==> flow/design.v (excerpt) <==
module can_node (
    input  wire        clk,
    input  wire        rst,
    input  wire        tx_sig,
    output wire        tx_can_tx,
    output wire        tx_rst_n,
    output wire        tx_led,
    output wire [14:0] tx_crc_reg,
    output wire [3:0]  tx_dlc,
    output wire [10:0] tx_id,
    output wire [3:0]  tx_current_state,
    output wire [15:0] tx_bit_counter,
    output wire [63:0] tx_data,
    output wire        tx_send_frame,
    output wire        tx_sending_frame,
    output wire        tx_idle,
    input  wire        rx_can_rx_buf,
    output wire        rx_SOF_detected,
    output wire        rx_receiving_frame,
    output wire        rx_can_rx,
    output wire [10:0] rx_id_rx,
    output wire [3:0]  rx_dlc_rx,
    output wire [63:0] rx_crc_rx,
    output wire [63:0] rx_data_rx,
    output wire [3:0]  rx_current_state,
    output wire [31:0] rx_state_ascii,
    output wire        rx_red,
    output wire        rx_green,
    output wire        rx_blue,
    output wire        rx_debug_led,
    output wire [15:0] rx_bit_counter,
    output wire        rx_frame_valid
);
    CAN_TX u_tx (
        .clk(clk), .rst(rst), .sig(tx_sig),
        .can_tx(tx_can_tx), .rst_n(tx_rst_n), .led(tx_led),
        .crc_reg(tx_crc_reg), .dlc(tx_dlc), .id(tx_id),
        .current_state(tx_current_state), .bit_counter(tx_bit_counter),
        .data(tx_data), .send_frame(tx_send_frame),
        .sending_frame(tx_sending_frame), .idle(tx_idle)
    );
    CAN_RX u_rx (
        .clk(clk), .rst(rst), .can_rx_buf(rx_can_rx_buf),
        .SOF_detected(rx_SOF_detected), .receiving_frame(rx_receiving_frame),
        .can_rx(rx_can_rx), .id_rx(rx_id_rx), .dlc_rx(rx_dlc_rx),
        .crc_rx(rx_crc_rx), .data_rx(rx_data_rx),
        .current_state(rx_current_state), .state_ascii(rx_state_ascii),
        .red(rx_red), .green(rx_green), .blue(rx_blue),
        .debug_led(rx_debug_led), .bit_counter(rx_bit_counter),
        .frame_valid(rx_frame_valid)
    );
endmodule
Settings: LEC_CHECK=0, ABC_AREA=1, CAP_MARGIN=35, CORE_ASPECT_RATIO=0.54, CORE_MARGIN=2, CORE_UTILIZATION=42, CTS_CLUSTER_SIZE=93, GPL_ROUTABILITY_DRIVEN=1, MAX_ROUTING_LAYER=met5, MIN_ROUTING_LAYER=met2, SETUP_SLACK_MARGIN=1.13, SLEW_MARGIN=20; clock period 7.0 ns.
run.sh (not shown) runs the stock make flow with config.mk's settings and CLKGATE_MAP_FILE=.
The baseline went through all stages and came out clean.
==> next run, changes <==
- CAP_MARGIN: 35 -> 20
- CORE_ASPECT_RATIO: 0.54 -> not set
- CORE_UTILIZATION: 42 -> 72
- CTS_CLUSTER_SIZE: 93 -> 73
- GPL_ROUTABILITY_DRIVEN: 1 -> not set
- MAX_ROUTING_LAYER: met5 -> not set
- MIN_ROUTING_LAYER: met2 -> not set
- PLACE_DENSITY: not set -> 0.38
- SETUP_SLACK_MARGIN: 1.13 -> 1.15
- TNS_END_PERCENT: not set -> 20
- clock period: 7.0 -> 4.87 ns (I/O delays scaled with it)
Outcome: Now the flow failed in global routing (5_1_grt) (GRT-0232); die size is lower by well over a third; synthesized cell count does not change; area after synthesis is unchanged.
==> next run, changes <==
- CTS_CLUSTER_DIAMETER: not set -> 44
- CTS_CLUSTER_SIZE: 73 -> 22
- PLACE_DENSITY: 0.38 -> 0.35
- SETUP_SLACK_MARGIN: 1.15 -> not set
- TNS_END_PERCENT: 20 -> not set
- clock period: 4.87 -> 2.45 ns (I/O delays scaled with it)
Now the flow did not get past detailed placement (3_5_place_dp), error DPL-0033.
Synthesized cell count stays the same.
Die size stays the same.
Synthesized area is unchanged.
==> next run, changes <==
- ABC_AREA: 1 -> not set
- CORE_UTILIZATION: 72 -> 40
- CTS_CLUSTER_DIAMETER: 44 -> not set
- CTS_CLUSTER_SIZE: 22 -> not set
- PLACE_DENSITY: 0.35 -> not set
- clock period: 2.45 -> 7.0 ns (I/O delays scaled with it)
Now the flow finished clean.
Die size climbs by 63%.
Synthesized cell count drops by 24%.
Area after synthesis drops by 8.5%.
==> next run, changes <==
- CORE_UTILIZATION: 40 -> 69
- CTS_CLUSTER_DIAMETER: not set -> 337
- CTS_CLUSTER_SIZE: not set -> 95
- PLACE_DENSITY: not set -> 0.36
- TNS_END_PERCENT: not set -> 10
- clock period: 7.0 -> 3.2 ns (I/O delays scaled with it)
Outcome: With this change the flow did not get past global routing (5_1_grt) with GRT-0232; area after synthesis does not change; die size drops by well over a third; synthesized cell count is unchanged.
==> next run, changes <==
- CORE_UTILIZATION: 69 -> 40
- CTS_CLUSTER_DIAMETER: 337 -> not set
- CTS_CLUSTER_SIZE: 95 -> not set
- PLACE_DENSITY: 0.36 -> not set
- TNS_END_PERCENT: 10 -> not set
- clock period: 3.2 -> 5.76 ns (I/O delays scaled with it)
Outcome: The changed run finished clean. Synthesized area does not change. Synthesized cell count does not change. Die size goes up by 70%.

---

can_node again, from the RTL that the note above started with.
## can_node
module can_node (
    input  wire        clk,
    input  wire        rst,
    input  wire        tx_sig,
    output wire        tx_can_tx,
    output wire        tx_rst_n,
    output wire        tx_led,
    output wire [14:0] tx_crc_reg,
    output wire [3:0]  tx_dlc,
    output wire [10:0] tx_id,
    output wire [3:0]  tx_current_state,
    output wire [15:0] tx_bit_counter,
    output wire [63:0] tx_data,
    output wire        tx_send_frame,
    output wire        tx_sending_frame,
    output wire        tx_idle,
    input  wire        rx_can_rx_buf,
    output wire        rx_SOF_detected,
    output wire        rx_receiving_frame,
    output wire        rx_can_rx,
    output wire [10:0] rx_id_rx,
    output wire [3:0]  rx_dlc_rx,
    output wire [63:0] rx_crc_rx,
    output wire [63:0] rx_data_rx,
    output wire [3:0]  rx_current_state,
    output wire [31:0] rx_state_ascii,
    output wire        rx_red,
    output wire        rx_green,
    output wire        rx_blue,
    output wire        rx_debug_led,
    output wire [15:0] rx_bit_counter,
    output wire        rx_frame_valid
);
    CAN_TX u_tx (
        .clk(clk), .rst(rst), .sig(tx_sig),
        .can_tx(tx_can_tx), .rst_n(tx_rst_n), .led(tx_led),
        .crc_reg(tx_crc_reg), .dlc(tx_dlc), .id(tx_id),
        .current_state(tx_current_state), .bit_counter(tx_bit_counter),
        .data(tx_data), .send_frame(tx_send_frame),
        .sending_frame(tx_sending_frame), .idle(tx_idle)
    );
    CAN_RX u_rx (
        .clk(clk), .rst(rst), .can_rx_buf(rx_can_rx_buf),
        .SOF_detected(rx_SOF_detected), .receiving_frame(rx_receiving_frame),
        .can_rx(rx_can_rx), .id_rx(rx_id_rx), .dlc_rx(rx_dlc_rx),
        .crc_rx(rx_crc_rx), .data_rx(rx_data_rx),
        .current_state(rx_current_state), .state_ascii(rx_state_ascii),
        .red(rx_red), .green(rx_green), .blue(rx_blue),
        .debug_led(rx_debug_led), .bit_counter(rx_bit_counter),
        .frame_valid(rx_frame_valid)
    );
endmodule
export LEC_CHECK = 0
export CAP_MARGIN = 20
export CORE_MARGIN = 2
export CORE_UTILIZATION = 68
export CTS_CLUSTER_DIAMETER = 258
export CTS_CLUSTER_SIZE = 33
export SETUP_SLACK_MARGIN = 1.15
export SLEW_MARGIN = 20
export TNS_END_PERCENT = 5
create_clock -name core_clock -period 4.14 [get_ports {clk}]
The first run failed in global routing.
Edit:
- CORE_UTILIZATION: 68 -> 40
- CTS_CLUSTER_DIAMETER: 258 -> not set
- CTS_CLUSTER_SIZE: 33 -> not set
- GPL_TIMING_DRIVEN: not set -> 0
- MAX_ROUTING_LAYER: not set -> met4
- MIN_ROUTING_LAYER: not set -> met2
- SETUP_SLACK_MARGIN: 1.15 -> not set
- SLEW_MARGIN: 20 -> 10
- TNS_END_PERCENT: 5 -> not set
- clock period: 4.14 -> 8.11 ns (I/O delays scaled with it)
Outcome:
- The new run passed the timing, design-rule and antenna checks
- die area climbs by 68%
- synthesized cell count stays the same
- synthesized area does not change
Edit:
- CORE_UTILIZATION: 40 -> 70
- CTS_CLUSTER_DIAMETER: not set -> 321
- GPL_TIMING_DRIVEN: 0 -> not set
- MAX_ROUTING_LAYER: met4 -> not set
- MIN_ROUTING_LAYER: met2 -> not set
- PLACE_DENSITY: not set -> 0.65
- SLEW_MARGIN: 10 -> 20
- TNS_END_PERCENT: not set -> 5
- clock period: 8.11 -> 4.73 ns (I/O delays scaled with it)
The new run passed the timing, design-rule and antenna checks. Design area is lower by 6.3%. Critical path depth decreases by 2. Count of clock-buffer cells in the layout goes down by 5. Routed wire length goes down by 14%. Hold slack hardly moves. Sequential power rose by 71%. Area after synthesis stays the same. Worst setup slack is worse by 1.3 ns. Power is higher by 55%. Non-clock buffer count came out lower by 163.
Edit:
- CORE_UTILIZATION: 70 -> 49
- CTS_CLUSTER_DIAMETER: 321 -> not set
- PLACE_DENSITY: 0.65 -> not set
- TNS_END_PERCENT: 5 -> not set
- clock period: 4.73 -> 5.76 ns (I/O delays scaled with it)
Effect: The changed run passed the timing, design-rule and antenna checks. Fmax came out lower by 12%. Worst setup slack gets better by 0.38 ns. Area after synthesis stays the same. Wire length falls by 2.9%. Clock-buffer cell count grows by 3. First-iteration DRC count is lower by 29%. Global-route usage came out lower by 13 points. Die area went up by 42%. Cell area shrinks by 0.72%. Sequential share of layout area grows by 0.17 points.

---

can_node again, from the RTL that the note above started with.
## can_node
module can_node (
    input  wire        clk,
    input  wire        rst,
    input  wire        tx_sig,
    output wire        tx_can_tx,
    output wire        tx_rst_n,
    output wire        tx_led,
    output wire [14:0] tx_crc_reg,
    output wire [3:0]  tx_dlc,
    output wire [10:0] tx_id,
    output wire [3:0]  tx_current_state,
    output wire [15:0] tx_bit_counter,
    output wire [63:0] tx_data,
    output wire        tx_send_frame,
    output wire        tx_sending_frame,
    output wire        tx_idle,
    input  wire        rx_can_rx_buf,
    output wire        rx_SOF_detected,
    output wire        rx_receiving_frame,
    output wire        rx_can_rx,
    output wire [10:0] rx_id_rx,
    output wire [3:0]  rx_dlc_rx,
    output wire [63:0] rx_crc_rx,
    output wire [63:0] rx_data_rx,
    output wire [3:0]  rx_current_state,
    output wire [31:0] rx_state_ascii,
    output wire        rx_red,
    output wire        rx_green,
    output wire        rx_blue,
    output wire        rx_debug_led,
    output wire [15:0] rx_bit_counter,
    output wire        rx_frame_valid
);
Settings: LEC_CHECK=0, ABC_AREA=0, CAP_MARGIN=20, CORE_ASPECT_RATIO=0.86, CORE_MARGIN=10, CORE_UTILIZATION=40, CTS_CLUSTER_SIZE=28, GPL_ROUTABILITY_DRIVEN=0, GPL_TIMING_DRIVEN=0, HOLD_SLACK_MARGIN=0.01, MAX_ROUTING_LAYER=met4, MIN_ROUTING_LAYER=met2, SETUP_SLACK_MARGIN=1.87, SLEW_MARGIN=20, TNS_END_PERCENT=20; clock period 7.02 ns.
The baseline finished but fails on design-rule violations.
Then changed:
- ABC_AREA: 0 -> 1
- CORE_MARGIN: 10 -> 2
- GPL_ROUTABILITY_DRIVEN: 0 -> unset
- GPL_TIMING_DRIVEN: 0 -> 1
- SLEW_MARGIN: 20 -> 30
- TNS_END_PERCENT: 20 -> unset
=>
- This time the run went through all stages and came out clean
- non-clock buffer count went down by 207
- setup slack improves by 0.42 ns
- worst hold slack degrades by 0.0083 ns
- clock-buffer cell count went down by 1

---

can_node again, from the RTL that the note above started with.
==> flow/config.mk <==
export PLATFORM = sky130hd
export DESIGN_NAME = can_node
export DESIGN_NICKNAME = can_node
export VERILOG_FILES = /design/flow/design.v
export SDC_FILE = /design/flow/constraint.sdc
export NUM_CORES = 4
export LEC_CHECK = 0
export CAP_MARGIN = 10
export CORE_ASPECT_RATIO = 0.54
export CORE_MARGIN = 2
export CORE_UTILIZATION = 40
export GPL_ROUTABILITY_DRIVEN = 0
export MAX_ROUTING_LAYER = met4
export SETUP_SLACK_MARGIN = 1.94
export SLEW_MARGIN = 20
==> flow/constraint.sdc <==
create_clock -name core_clock -period 7.0 [get_ports {clk}]
set_input_delay 1.4000 -clock core_clock [delete_from_list [all_inputs] [get_ports {clk}]]
set_output_delay 1.4000 -clock core_clock [all_outputs]
set_load 0.01 [all_outputs]
The first run completed with no timing, DRC or antenna violations.
Next try:
CAP_MARGIN = 20   (was 10)
CORE_ASPECT_RATIO = not set   (was 0.54)
CORE_UTILIZATION = 68   (was 40)
CTS_CLUSTER_SIZE = 33   (was not set)
GPL_ROUTABILITY_DRIVEN = not set   (was 0)
MAX_ROUTING_LAYER = not set   (was met4)
SETUP_SLACK_MARGIN = not set   (was 1.94)
TNS_END_PERCENT = 5   (was not set)
clock period = 4.14 ns   (was 7.0 ns; I/O delays follow)
The new run completed and failed the layout checks on negative setup slack.
Final area rises by a few percent.
Global-route usage grows by 17 points.
Sequential share of layout area came out lower by 1.5 points.
Clock skew went down by 0.011 ns.
Next try:
ABC_AREA = 1   (was not set)
CTS_CLUSTER_SIZE = not set   (was 33)
TNS_END_PERCENT = not set   (was 5)
clock period = 11.0 ns   (was 4.14 ns; I/O delays follow)
=>
- Now the flow completed with no timing, DRC or antenna violations
- core utilization came out lower by 8.9 points
- synthesized area came out higher by 9.3%
- combinational power came out lower by 22%
- die size came out higher by 9.0%
- non-clock buffer count came out lower by 115
Next try:
ABC_AREA = not set   (was 1)
CTS_CLUSTER_DIAMETER = 51   (was not set)
CTS_CLUSTER_SIZE = 33   (was not set)
SETUP_SLACK_MARGIN = 1.15   (was not set)
TNS_END_PERCENT = 5   (was not set)
clock period = 4.14 ns   (was 11.0 ns; I/O delays follow)
Now the flow aborted during global routing.
Synthesized area is lower by 8.5%.
Synthesized cell count drops by 24%.
Die area shrinks by 8.3%.

---

Starting RTL as in the previous note.
make LEC_CHECK=0 ABC_AREA=1 CAP_MARGIN=20 CELL_PAD_IN_SITES_GLOBAL_PLACEMENT=2 CORE_MARGIN=8 CORE_UTILIZATION=34 CTS_CLUSTER_SIZE=46 GPL_ROUTABILITY_DRIVEN=0 GPL_TIMING_DRIVEN=0 MAX_ROUTING_LAYER=met5 SLEW_MARGIN=5 finish   # period 3.36 ns
The baseline reached the layout checks and failed them: setup timing.
Change:
==> flow/config.mk (replaced) <==
export PLATFORM = sky130hd
export DESIGN_NAME = can_node
export DESIGN_NICKNAME = can_node
export VERILOG_FILES = /design/flow/design.v
export SDC_FILE = /design/flow/constraint.sdc
export NUM_CORES = 4
export LEC_CHECK = 0
export ABC_AREA = 1
export CAP_MARGIN = 20
export CORE_MARGIN = 2
export CORE_UTILIZATION = 72
export CTS_CLUSTER_DIAMETER = 400
export CTS_CLUSTER_SIZE = 96
export PLACE_DENSITY = 0.42
export SETUP_SLACK_MARGIN = -0.28
export SLEW_MARGIN = 20
==> flow/constraint.sdc (replaced) <==
create_clock -name core_clock -period 3.4 [get_ports {clk}]
set_input_delay 0.6800 -clock core_clock [delete_from_list [all_inputs] [get_ports {clk}]]
set_output_delay 0.6800 -clock core_clock [all_outputs]
set_load 0.01 [all_outputs]
After rerunning: The changed run aborted during 5_1_grt, error DPL-0038; synthesized cell count stays the same; area after synthesis does not change; die size fell by 57%.
Change:
==> flow/config.mk (replaced) <==
export PLATFORM = sky130hd
export DESIGN_NAME = can_node
export DESIGN_NICKNAME = can_node
export VERILOG_FILES = /design/flow/design.v
export SDC_FILE = /design/flow/constraint.sdc
export NUM_CORES = 4
export LEC_CHECK = 0
export CAP_MARGIN = 20
export CORE_MARGIN = 2
export CORE_UTILIZATION = 72
export CTS_CLUSTER_DIAMETER = 337
export CTS_CLUSTER_SIZE = 95
export PLACE_DENSITY = 0.36
export SLEW_MARGIN = 20
export TNS_END_PERCENT = 15
==> flow/constraint.sdc (replaced) <==
create_clock -name core_clock -period 3.2 [get_ports {clk}]
set_input_delay 0.6400 -clock core_clock [delete_from_list [all_inputs] [get_ports {clk}]]
set_output_delay 0.6400 -clock core_clock [all_outputs]
set_load 0.01 [all_outputs]
Outcome:
- The new run did not get past 5_1_grt, error GRT-0116
- die size shrinks by a little under a tenth
- synthesized cell count shrinks by a quarter to a third
- area after synthesis shrinks by a little under a tenth
Power is estimated from default activity; no workload was simulated.
